==> flow/design.v (excerpt) <==
module ALUUnit(clock, ALUOp, funct, a, b, result, zero, carryOut);
Size in the first run: about 880 cells after synthesis, ~100 flip-flops, about 110 I/O pins, about 7300 um^2 of cells after synthesis.
make LEC_CHECK=0 ABC_AREA=0 CAP_MARGIN=0 CORE_ASPECT_RATIO=0.5 CORE_MARGIN=7 CORE_UTILIZATION=48 CTS_CLUSTER_DIAMETER=231 CTS_CLUSTER_SIZE=98 GPL_TIMING_DRIVEN=1 MAX_ROUTING_LAYER=met4 PLACE_DENSITY_LB_ADDON=0.13 SLEW_MARGIN=20 TNS_END_PERCENT=10 finish   # period 6.93 ns
run.sh (not shown) runs the stock make flow with config.mk's settings and CLKGATE_MAP_FILE=.
Then changed:
==> flow/config.mk (replaced) <==
export PLATFORM = sky130hd
export DESIGN_NAME = ALUUnit
export DESIGN_NICKNAME = ALUUnit
export VERILOG_FILES = /design/flow/design.v
export SDC_FILE = /design/flow/constraint.sdc
export NUM_CORES = 4
export LEC_CHECK = 0
export ABC_AREA = 1
export CAP_MARGIN = 0
export CORE_MARGIN = 2
export CORE_UTILIZATION = 59
export GPL_TIMING_DRIVEN = 1
export MAX_ROUTING_LAYER = met4
export PLACE_DENSITY = 0.58
export SLEW_MARGIN = 20
export TNS_END_PERCENT = 10
==> flow/constraint.sdc (replaced) <==
create_clock -name core_clock -period 2.83 [get_ports {clock}]
set_input_delay 0.5660 -clock core_clock [delete_from_list [all_inputs] [get_ports {clock}]]
set_output_delay 0.5660 -clock core_clock [all_outputs]
set_load 0.01 [all_outputs]
Effect: The new run completed without violations. Cell area came out higher by 24%. Total power came out higher to 2.6 times its value. Global-route usage came out higher by 11 points. Die area came out lower by 15%. Routed wire length came out higher by 22%. First-iteration DRC count came out higher by 30%. Area after synthesis came out higher by 22%. Worst hold slack is worse by 0.017 ns.
Then changed:
--- a/flow/config.mk
+++ b/flow/config.mk
@@ -6,11 +6,10 @@
 export NUM_CORES = 4
 export LEC_CHECK = 0
-export ABC_AREA = 1
+export ABC_AREA = 0
 export CAP_MARGIN = 0
 export CORE_MARGIN = 2
-export CORE_UTILIZATION = 59
+export CORE_UTILIZATION = 66
 export GPL_TIMING_DRIVEN = 1
 export MAX_ROUTING_LAYER = met4
-export PLACE_DENSITY = 0.58
 export SLEW_MARGIN = 20
-export TNS_END_PERCENT = 10
+export TNS_END_PERCENT = 100
==> flow/constraint.sdc (replaced) <==
create_clock -name core_clock -period 2.78 [get_ports {clock}]
set_input_delay 0.5560 -clock core_clock [delete_from_list [all_inputs] [get_ports {clock}]]
set_output_delay 0.5560 -clock core_clock [all_outputs]
set_load 0.01 [all_outputs]
Outcome: The changed run aborted during clock tree synthesis (4_1_cts); area after synthesis drops by 18%; die area falls by 26%; synthesized cell count shrinks by 41%.
Then changed:
==> flow/config.mk (replaced) <==
export PLATFORM = sky130hd
export DESIGN_NAME = ALUUnit
export DESIGN_NICKNAME = ALUUnit
export VERILOG_FILES = /design/flow/design.v
export SDC_FILE = /design/flow/constraint.sdc
export NUM_CORES = 4
export LEC_CHECK = 0
export CAP_MARGIN = 20
export CORE_MARGIN = 2
export CORE_UTILIZATION = 66
export SLEW_MARGIN = 20
==> flow/constraint.sdc (replaced) <==
create_clock -name core_clock -period 4.36 [get_ports {clock}]
set_input_delay 0.8720 -clock core_clock [delete_from_list [all_inputs] [get_ports {clock}]]
set_output_delay 0.8720 -clock core_clock [all_outputs]
set_load 0.01 [all_outputs]
With this change the flow passed the timing, DRC and antenna checks.
Area after synthesis stays the same.
Die area does not change.
Synthesized cell count stays the same.


== try-tundra ==
ALUUnit again, from the RTL that the note above started with.
clock: 3.74 ns
lec_check: 0
cap_margin: 20
core_margin: 2
core_utilization: 70
cts_cluster_diameter: 121
cts_cluster_size: 36
slew_margin: 20
[flow] try-tundra | stages: complete | final checks: fail | reason: setup timing
Input changes introduced in try-lagoon (baseline for comparison: try-tundra):
Settings: CTS_CLUSTER_DIAMETER: 121 -> unset; CORE_UTILIZATION: 70 -> 40; CELL_PAD_IN_SITES_GLOBAL_PLACEMENT: unset -> 1; CTS_CLUSTER_SIZE: 36 -> unset; GPL_ROUTABILITY_DRIVEN: unset -> 0; the clock period (ns, I/O delays scaled along): 3.74 -> 5.0.
### Flow results
- try-lagoon ended with every stage complete and zero timing, DRC or antenna violations.
- Required time at the worst-slack endpoint in try-lagoon is 1230 ps higher than in try-tundra
- Compared to try-tundra, try-lagoon reaches a lower achievable clock.
- Die size for try-lagoon: about 70% up relative to try-tundra
- Minimum clock period after layout: try-lagoon > try-tundra
- [compare] base=try-tundra new=try-lagoon: non-clock buffer count lower; count of input and output buffers closely matched the old numbers.
- Count of cell instances traversed by the critical path: try-lagoon vs try-tundra down 1
- Relative to try-tundra, slack of the worst reg-to-reg path has increased by 810 ps in try-lagoon.
- Cell area (try-lagoon vs. try-tundra) decreases by a few percent
- Relative to try-tundra, number of endpoints failing setup at the final stage has decreased by 1 in try-lagoon.
> inputs changed (try-lagoon -> try-harbor)
Settings: CORE_MARGIN: 2 -> 8; MAX_ROUTING_LAYER: unset -> met4; CORE_ASPECT_RATIO: unset -> 1.28; GPL_TIMING_DRIVEN: unset -> 0; CTS_CLUSTER_DIAMETER: unset -> 181.
## What came out
The final reports for try-harbor and try-lagoon show number of global-route vias before repair higher in the former.
try-harbor against try-lagoon; width of the chip is down by a few percent.
[compare] base=try-lagoon new=try-harbor: share of the cycle needed by the critical path after routing decreased by 2.0 points relative to the old numbers; power increased by 1.6% relative to the old numbers; via count increased by 207 relative to the old numbers; met1 routing resource usage after global routing decreased by 9.3 points relative to the old numbers; pre-placement core utilization increased by 0.34 points relative to the old numbers.
Compared with try-lagoon, try-harbor has extra setup slack.
The lower final critical delay including setup and external delays came out of try-harbor.
Core utilization up 0.99 points in try-harbor wrt try-lagoon


The RTL this note starts from:
==> flow/design.v <==
module ANDarray (regDst, ALUSrc, memToReg, regWrite, memRead, memWrite, branch, ALUOp1, ALUOp2, op);
	input[5:0] op;
	output regDst, ALUSrc, memToReg, regWrite, memRead, memWrite, branch, ALUOp1, ALUOp2;
	wire Rformat, lw, sw, beq;
	assign Rformat = (~op[0]) & (~op[1]) & (~op[2]) & (~op[3]) & (~op[4]) & (~op[5]), lw = (op[0]) & (op[1]) & (~op[2]) & (~op[3]) & (~op[4]) & (op[5]), sw = (op[0]) & (op[1]) & (~op[2]) & (op[3]) & (~op[4]) & (op[5]), beq = (~op[0]) & (~op[1]) & (op[2]) & (~op[3]) & (~op[4]) & (~op[5]);
	assign regDst = Rformat;
	assign ALUSrc = lw | sw;
	assign memToReg =  lw;
	assign regWrite = Rformat | lw;
	assign memRead = lw;
	assign memWrite = sw;
	assign branch = beq;
	assign ALUOp1 = Rformat;
	assign ALUOp2 = beq;
endmodule
module ALUControl(operation, ALUOp, ff);
	input[1:0] ALUOp;
	input [5:0] ff;
	output [2:0] operation;
	wire w0, w1, w2, w3;
	assign w0 = ff[0] | ff[3];
	assign operation[0] = ALUOp[1] & w0;
	assign w1 = ~ff[2];
	assign w2 = ~ALUOp[1];
	assign operation[1] = w2 | w1;
	assign w3 = ff[1] & ALUOp[1];
	assign operation[2] = w3 | ALUOp[0];
endmodule
module ALU32Bit(zero, carryOut, result, a, b, op);
	input [31:0] a, b;
	input [2:0] op;
	output reg [31:0] result;
	output zero, carryOut;
	reg carryOut;
	assign zero = (result == 0) ? 1 : 0;
	always @(a or b or op)
	begin
		carryOut = 1'b0;
		case(op)
			0: result = a & b;
			1: result = a | b;
			2: {carryOut, result[31:0]} = a + b;
			6: {carryOut, result[31:0]} = a - b;
			7: result = a < b ? 1 : 0;
			default: result = 0;
		endcase
	end
endmodule
module ALUUnit(clock, ALUOp, funct, a, b, result, zero, carryOut);
	input clock;
	input [1:0] ALUOp;
	input [5:0] funct;
	input [31:0] a, b;
	output reg [31:0] result;
	output reg zero, carryOut;
	reg [1:0] aluOpQ;
	reg [5:0] functQ;
	reg [31:0] aQ, bQ;
	wire [2:0] operation;
	wire [31:0] aluResult;
	wire aluZero, aluCarry;
	ALUControl ctl(operation, aluOpQ, functQ);
	ALU32Bit alu(aluZero, aluCarry, aluResult, aQ, bQ, operation);
	always @(posedge clock)
	begin
		aluOpQ <= ALUOp;
		functQ <= funct;
		aQ <= a;
		bQ <= b;
		result <= aluResult;
		zero <= aluZero;
		if (operation == 3'd2 || operation == 3'd6)
			carryOut <= aluCarry;
	end
endmodule
clock: 5.43 ns
lec_check: 0
cap_margin: 20
cell_pad_in_sites_detail_placement: 0
cell_pad_in_sites_global_placement: 2
core_aspect_ratio: 1.22
core_margin: 8
core_utilization: 26
cts_cluster_diameter: 104
hold_slack_margin: -0.02
max_routing_layer: met4
slew_margin: 5
The starting point produced a clean layout.
Next try:
Settings changed: CELL_PAD_IN_SITES_DETAIL_PLACEMENT 0 to unset, CELL_PAD_IN_SITES_GLOBAL_PLACEMENT 2 to unset, CORE_ASPECT_RATIO 1.22 to unset, CORE_MARGIN 8 to 2, CORE_UTILIZATION 26 to 40, CTS_CLUSTER_DIAMETER 104 to unset, HOLD_SLACK_MARGIN -0.02 to unset, MAX_ROUTING_LAYER met4 to unset, SLEW_MARGIN 5 to 20.
Clock period 5.43 ns to 4.36 ns, I/O delays scaled along.
Routed wire length decreases by about a fifth. Total power increases by a quarter to a third. Core utilization increases by 17 points. Via count increases by a few percent. Setup slack loses 0.76 ns. Global-route usage increases by 6.2 points. Combinational power increases by about a fifth. Clock-buffer cell count decreases by 2. Synthesized area is unchanged.
Next try:
Settings changed: ABC_AREA set to 1, CORE_UTILIZATION 40 to 65, CTS_CLUSTER_DIAMETER set to 346, CTS_CLUSTER_SIZE set to 96, PLACE_DENSITY set to 0.65, SETUP_SLACK_MARGIN set to 1.1, TNS_END_PERCENT set to 40.
Clock period 4.36 ns to 3.73 ns, I/O delays scaled along.
Core utilization increases by 34 points.
Routed wire length is higher by 67%.
Count of clock-buffer cells in the layout is unchanged.
Worst setup slack improves by 0.31 ns.
Total power came out higher by 35%.
Cell count climbs by 48%.
Critical path depth rose by 4.
Maximum frequency came out higher by 29%.
Global-route usage went up by 21 points.
Via count rises by 56%.
Cell area rises by 25%.
Next try:
Settings changed: ABC_AREA 1 to unset, CORE_UTILIZATION 65 to 40, CTS_CLUSTER_DIAMETER 346 to unset, CTS_CLUSTER_SIZE 96 to unset, PLACE_DENSITY 0.65 to unset, SETUP_SLACK_MARGIN 1.1 to unset, TNS_END_PERCENT 40 to unset.
Clock period 3.73 ns to 5.0 ns, I/O delays scaled along.
=> The new run finished with timing, DRC and antenna clean. Via count went down by 36%. Cell area went down by 20%. Global-route usage went down by 21 points. Sequential share of layout area went up by 4.7 points. Combinational power went down by 46%. Routed wire length went down by 40%. Final cell count went down by 33%. Die area went up by 32%.
Power and IR drop assume default switching activity.
